// alpacacorn
module alpacacorn #(
	parameter ADR_WIDTH = 6,
	parameter DATA_WIDTH = 8
)(
	input wire clk_i,
	input wire rst_i,
	input wire [DATA_WIDTH-1:0] data_i,
	output wire [DATA_WIDTH-1:0] data_o,
	output wire [ADR_WIDTH-1:0] adr_o,
	output wire we_o
);
Size: roughly 230 cells after synthesis, about 25 I/O pins, about 2000 sq um of cells after synthesis.
clock: 1.76 ns
lec_check: 0
cap_margin: 25
cell_pad_in_sites_detail_placement: 1
core_aspect_ratio: 0.91
core_margin: 2
core_utilization: 43
cts_cluster_diameter: 252
max_routing_layer: met5
min_routing_layer: met1
place_density: 0.67
setup_slack_margin: 0.21
slew_margin: 20
tns_end_percent: 10
run.sh (not shown) runs the stock make flow with config.mk's settings and CLKGATE_MAP_FILE=.
The baseline produced a layout that fails on setup timing.
Change:
Settings changed: CAP_MARGIN 25 to 20, CELL_PAD_IN_SITES_DETAIL_PLACEMENT 1 to default, CORE_ASPECT_RATIO 0.91 to default, CORE_UTILIZATION 43 to 40, CTS_CLUSTER_DIAMETER 252 to default, MAX_ROUTING_LAYER met5 to default, MIN_ROUTING_LAYER met1 to default, PLACE_DENSITY 0.67 to default, SETUP_SLACK_MARGIN 0.21 to default, TNS_END_PERCENT 10 to default.
Clock period 1.76 ns to 2.5 ns, I/O delays scaled along.
The new run ran to the end with no violations.
Maximum frequency shrinks by 6.3%.
Register-to-register slack improves by 0.60 ns.
Routed wire length shrinks by 35%.
Cell count shrinks by 3.6%.
Flip-flop count stays the same.
Global-route usage shrinks by 7.8 points.
Sequential share of layout area grows by 1.8 points.
Power shrinks by 31%.
Hold slack degrades by 0.033 ns.
Critical path depth stays the same.
Change:
Settings changed: CORE_UTILIZATION 40 to 68.
Clock period 2.5 ns to 1.24 ns, I/O delays scaled along.
=>
- The new run stopped in 4_1_cts on DPL-0038
- synthesized cell count stays the same
- die size decreases by about 40%
- synthesized area stays the same
Change:
Settings changed: CORE_UTILIZATION 68 to 40, CTS_CLUSTER_DIAMETER from default to 197, HOLD_SLACK_MARGIN from default to 0.18.
Clock period 1.24 ns to 2.5 ns, I/O delays scaled along.
Effect:
- This time the run went through all stages and came out clean
- synthesized cell count stays the same
- die area goes up by well over a third
- synthesized area stays the same
Change:
Settings changed: CELL_PAD_IN_SITES_DETAIL_PLACEMENT from default to 1, CORE_ASPECT_RATIO from default to 0.5, CTS_CLUSTER_DIAMETER 197 to 110, CTS_CLUSTER_SIZE from default to 100, HOLD_SLACK_MARGIN 0.18 to -0.09, TNS_END_PERCENT from default to 20.
Effect:
- final cell count rises by about 0.3%
- power falls by about 6%
- non-clock buffer count shrinks by 2
Change:
Settings changed: CELL_PAD_IN_SITES_DETAIL_PLACEMENT 1 to default, CORE_ASPECT_RATIO 0.5 to default, CORE_UTILIZATION 40 to 21, CTS_CLUSTER_DIAMETER 110 to default, CTS_CLUSTER_SIZE 100 to default, HOLD_SLACK_MARGIN -0.09 to default, TNS_END_PERCENT 20 to default.
Clock period 2.5 ns to 2.17 ns, I/O delays scaled along.
After rerunning:
- count of clock-buffer cells in the layout increases by 2
- final cell count rises by about a fifth
- routed wire length goes down by roughly a tenth

========
Setup of rev 12:
alpacacorn again, from the RTL that the note above started with.
// alpacacorn
module alpacacorn #(
	parameter ADR_WIDTH = 6,
	parameter DATA_WIDTH = 8
)(
	input wire clk_i,
	input wire rst_i,
	input wire [DATA_WIDTH-1:0] data_i,
	output wire [DATA_WIDTH-1:0] data_o,
	output wire [ADR_WIDTH-1:0] adr_o,
	output wire we_o
);
	wire carry_dat_ctr;
	wire [2-1:0] ctr_carrymux_ctr_dat;
	wire ctr_a_reg_en_ctr_dat;
	wire [1-1:0] ctr_marmux_ctr_adr;
	wire ctr_mar_reg_en_ctr_adr;
	wire ctr_pc_reg_en_ctr_adr;
	wire ctr_d_reg_en;
	wire [2-1:0] ctr_aluop_ctr_dat;
	reg [DATA_WIDTH-1:0] d_reg;
	always @(posedge clk_i) begin:seq
		if (rst_i) begin
			d_reg <= 0;
		end else begin
			if (ctr_d_reg_en) begin
				d_reg <= data_i;
			end
		end
	end
	ctr #(
		.ADR_WIDTH(ADR_WIDTH)
	) i_ctr (
		.clk_i(clk_i),
		.rst_i(rst_i),
		.carry_i(carry_dat_ctr),
		.op_i(d_reg[DATA_WIDTH-1:DATA_WIDTH-2]),
		.ctr_marmux_o(ctr_marmux_ctr_adr),
		.ctr_carrymux_o(ctr_carrymux_ctr_dat),
		.ctr_a_reg_en_o(ctr_a_reg_en_ctr_dat),
		.ctr_d_reg_en_o(ctr_d_reg_en),
		.ctr_mar_reg_en_o(ctr_mar_reg_en_ctr_adr),
		.ctr_pc_reg_en_o(ctr_pc_reg_en_ctr_adr),
		.ctr_aluop_o(ctr_aluop_ctr_dat),
		.ctr_we_o(we_o)
	);
	adr #(
		.ADR_WIDTH(ADR_WIDTH)
	) i_adr (
		.clk_i(clk_i),
  ...
clock: 0.956 ns
lec_check: 0
abc_area: 0
cap_margin: 20
cell_pad_in_sites_detail_placement: 0
core_margin: 2
core_utilization: 60
cts_cluster_diameter: 291
hold_slack_margin: 0.3
max_routing_layer: met4
place_density: 0.54
setup_slack_margin: 0.25
slew_margin: 20
What ended rev 12 was a tool error in clock tree synthesis (4_1_cts); the run never finished.
The following lists how rev 13 was set up differently from rev 12:
Settings: MAX_ROUTING_LAYER removed (was met4); CORE_UTILIZATION changed from 60 to 56; ABC_AREA removed (was 0); SETUP_SLACK_MARGIN changed from 0.25 to 0.36; PLACE_DENSITY removed (was 0.54); HOLD_SLACK_MARGIN removed (was 0.3); CTS_CLUSTER_DIAMETER removed (was 291); CELL_PAD_IN_SITES_DETAIL_PLACEMENT removed (was 0); the clock period (ns, I/O delays scaled along) changed from 0.956 to 1.24.
Not one of rev 12 and rev 13 finished clean.
Rev 12 got as far as clock tree synthesis (4_1_cts), where a tool error ended the run.
Floorplan row count came out exactly the same in rev 12 and rev 13.
On HPWL after detailed placement, the lower figure sits with rev 13, not rev 12.
Die boundary width went up by a few percent going from rev 12 to rev 13.
Rev 13 has floorplan core density below what rev 12 had.
The die of rev 13 is larger than the one used in rev 12.
On worst slack after detailed placement: between rev 12 and rev 13, it ends up higher for rev 13.
The area of placed instances in rev 13 was lower than what rev 12 gave.
From rev 12 to rev 13, XOR/XNOR share of the synthesized area did not move at all.

========
alpacacorn again, from the RTL that the note above started with.
make LEC_CHECK=0 ABC_AREA=0 CAP_MARGIN=20 CORE_MARGIN=2 CORE_UTILIZATION=71 CTS_CLUSTER_DIAMETER=200 CTS_CLUSTER_SIZE=19 SETUP_SLACK_MARGIN=0.44 SLEW_MARGIN=20 finish   # period 1.73 ns
The first run aborted during clock tree synthesis.
Then changed:
==> flow/config.mk (replaced) <==
export PLATFORM = sky130hd
export DESIGN_NAME = alpacacorn
export DESIGN_NICKNAME = alpacacorn
export VERILOG_FILES = /design/flow/design.v
export SDC_FILE = /design/flow/constraint.sdc
export NUM_CORES = 4
export LEC_CHECK = 0
export CAP_MARGIN = 20
export CORE_MARGIN = 2
export CORE_UTILIZATION = 40
export SLEW_MARGIN = 20
==> flow/constraint.sdc (replaced) <==
create_clock -name core_clock -period 2.17 [get_ports {clk_i}]
set_input_delay 0.4340 -clock core_clock [delete_from_list [all_inputs] [get_ports {clk_i}]]
set_output_delay 0.4340 -clock core_clock [all_outputs]
set_load 0.01 [all_outputs]
Outcome: The new run finished with timing, DRC and antenna clean. Synthesized area is unchanged. Die size rose by 71%. Synthesized cell count does not change.
Then changed:
--- a/flow/config.mk
+++ b/flow/config.mk
@@ -8,4 +8,5 @@
 export CAP_MARGIN = 20
 export CORE_MARGIN = 2
-export CORE_UTILIZATION = 40
+export CORE_UTILIZATION = 58
+export SETUP_SLACK_MARGIN = 0.37
 export SLEW_MARGIN = 20
==> flow/constraint.sdc (replaced) <==
create_clock -name core_clock -period 1.2 [get_ports {clk_i}]
set_input_delay 0.2400 -clock core_clock [delete_from_list [all_inputs] [get_ports {clk_i}]]
set_output_delay 0.2400 -clock core_clock [all_outputs]
set_load 0.01 [all_outputs]
The new run did not get past global routing (DPL-0038).
Synthesized area does not change.
Die area goes down by a quarter to a third.
Synthesized cell count is unchanged.
Then changed:
--- a/flow/config.mk
+++ b/flow/config.mk
@@ -8,5 +8,4 @@
 export CAP_MARGIN = 20
 export CORE_MARGIN = 2
-export CORE_UTILIZATION = 58
-export SETUP_SLACK_MARGIN = 0.37
+export CORE_UTILIZATION = 40
 export SLEW_MARGIN = 20
==> flow/constraint.sdc (replaced) <==
create_clock -name core_clock -period 3.71 [get_ports {clk_i}]
set_input_delay 0.7420 -clock core_clock [delete_from_list [all_inputs] [get_ports {clk_i}]]
set_output_delay 0.7420 -clock core_clock [all_outputs]
set_load 0.01 [all_outputs]
Result: This time the run went through all stages and came out clean; synthesized cell count does not change; die area goes up by 42%; synthesized area is unchanged.

========
## run A
alpacacorn again, from the RTL that the note above started with.
// alpacacorn
module alpacacorn #(
	parameter ADR_WIDTH = 6,
	parameter DATA_WIDTH = 8
)(
	input wire clk_i,
	input wire rst_i,
	input wire [DATA_WIDTH-1:0] data_i,
	output wire [DATA_WIDTH-1:0] data_o,
	output wire [ADR_WIDTH-1:0] adr_o,
	output wire we_o
);
	wire carry_dat_ctr;
	wire [2-1:0] ctr_carrymux_ctr_dat;
	wire ctr_a_reg_en_ctr_dat;
	wire [1-1:0] ctr_marmux_ctr_adr;
	wire ctr_mar_reg_en_ctr_adr;
	wire ctr_pc_reg_en_ctr_adr;
	wire ctr_d_reg_en;
	wire [2-1:0] ctr_aluop_ctr_dat;
	reg [DATA_WIDTH-1:0] d_reg;
	always @(posedge clk_i) begin:seq
		if (rst_i) begin
			d_reg <= 0;
		end else begin
			if (ctr_d_reg_en) begin
				d_reg <= data_i;
			end
		end
	end
	ctr #(
		.ADR_WIDTH(ADR_WIDTH)
	) i_ctr (
		.clk_i(clk_i),
		.rst_i(rst_i),
		.carry_i(carry_dat_ctr),
		.op_i(d_reg[DATA_WIDTH-1:DATA_WIDTH-2]),
		.ctr_marmux_o(ctr_marmux_ctr_adr),
		.ctr_carrymux_o(ctr_carrymux_ctr_dat),
		.ctr_a_reg_en_o(ctr_a_reg_en_ctr_dat),
		.ctr_d_reg_en_o(ctr_d_reg_en),
		.ctr_mar_reg_en_o(ctr_mar_reg_en_ctr_adr),
		.ctr_pc_reg_en_o(ctr_pc_reg_en_ctr_adr),
		.ctr_aluop_o(ctr_aluop_ctr_dat),
		.ctr_we_o(we_o)
	);
	adr #(
		.ADR_WIDTH(ADR_WIDTH)
	) i_adr (
		.clk_i(clk_i),
		.rst_i(rst_i),
		.adr_i(d_reg[ADR_WIDTH-1:0]),
  ...
make LEC_CHECK=0 ABC_AREA=0 CAP_MARGIN=20 CORE_MARGIN=2 CORE_UTILIZATION=71 CTS_CLUSTER_DIAMETER=200 CTS_CLUSTER_SIZE=19 PLACE_DENSITY=0.35 SETUP_SLACK_MARGIN=0.5 SLEW_MARGIN=20 finish   # period 1.73 ns
Stage in which a tool error killed run A: clock tree synthesis (4_1_cts).
Input-level comparison between run B and run A:
Settings: SETUP_SLACK_MARGIN no longer set, was 0.5; CORE_UTILIZATION now 22, was 71; CTS_CLUSTER_SIZE no longer set, was 19; PLACE_DENSITY no longer set, was 0.35; ABC_AREA no longer set, was 0; CTS_CLUSTER_DIAMETER no longer set, was 200; the clock period (ns, I/O delays scaled along) now 2.69, was 1.73.
==> results <==
- Across run A and run B, a clean result was obtained everywhere but in run A.
- Run A did not make it past clock tree synthesis (4_1_cts), where a tool error ended it.
- Run B vs. run A: yosys synthesis chip area now sits at about the same level, total cells reported by yosys after synthesis now sits at about the same level, post-place setup slack now sits higher.
- Diff run A -> run B: cell area after placement went down; total of buffers placed on input and output ports did not really move.
- Higher total placed cells including tap cells was reported by run B, not run A.
- Looking at number of placement rows, run B sits 16 higher than run A does.
> inputs changed (run B -> run C)
Settings: MAX_ROUTING_LAYER newly set to met4; CTS_CLUSTER_DIAMETER newly set to 376; GPL_TIMING_DRIVEN newly set to 0; CORE_UTILIZATION changed from 22 to 40; the clock period (ns, I/O delays scaled along) changed from 2.69 to 2.5.
### Flow results
Diff run B..run C | post-synthesis cell area | negligible
Higher final estimated routing congestion in global placement was reported by run B, not run C.
Power per unit of standard cell area, run C and run B, lower one = run B.
Summary of run C over run B: fraction of the cycle the final worst path needs higher; worst endpoint required time lower.
No activity file was given, so power comes from the tool's default toggle rates.
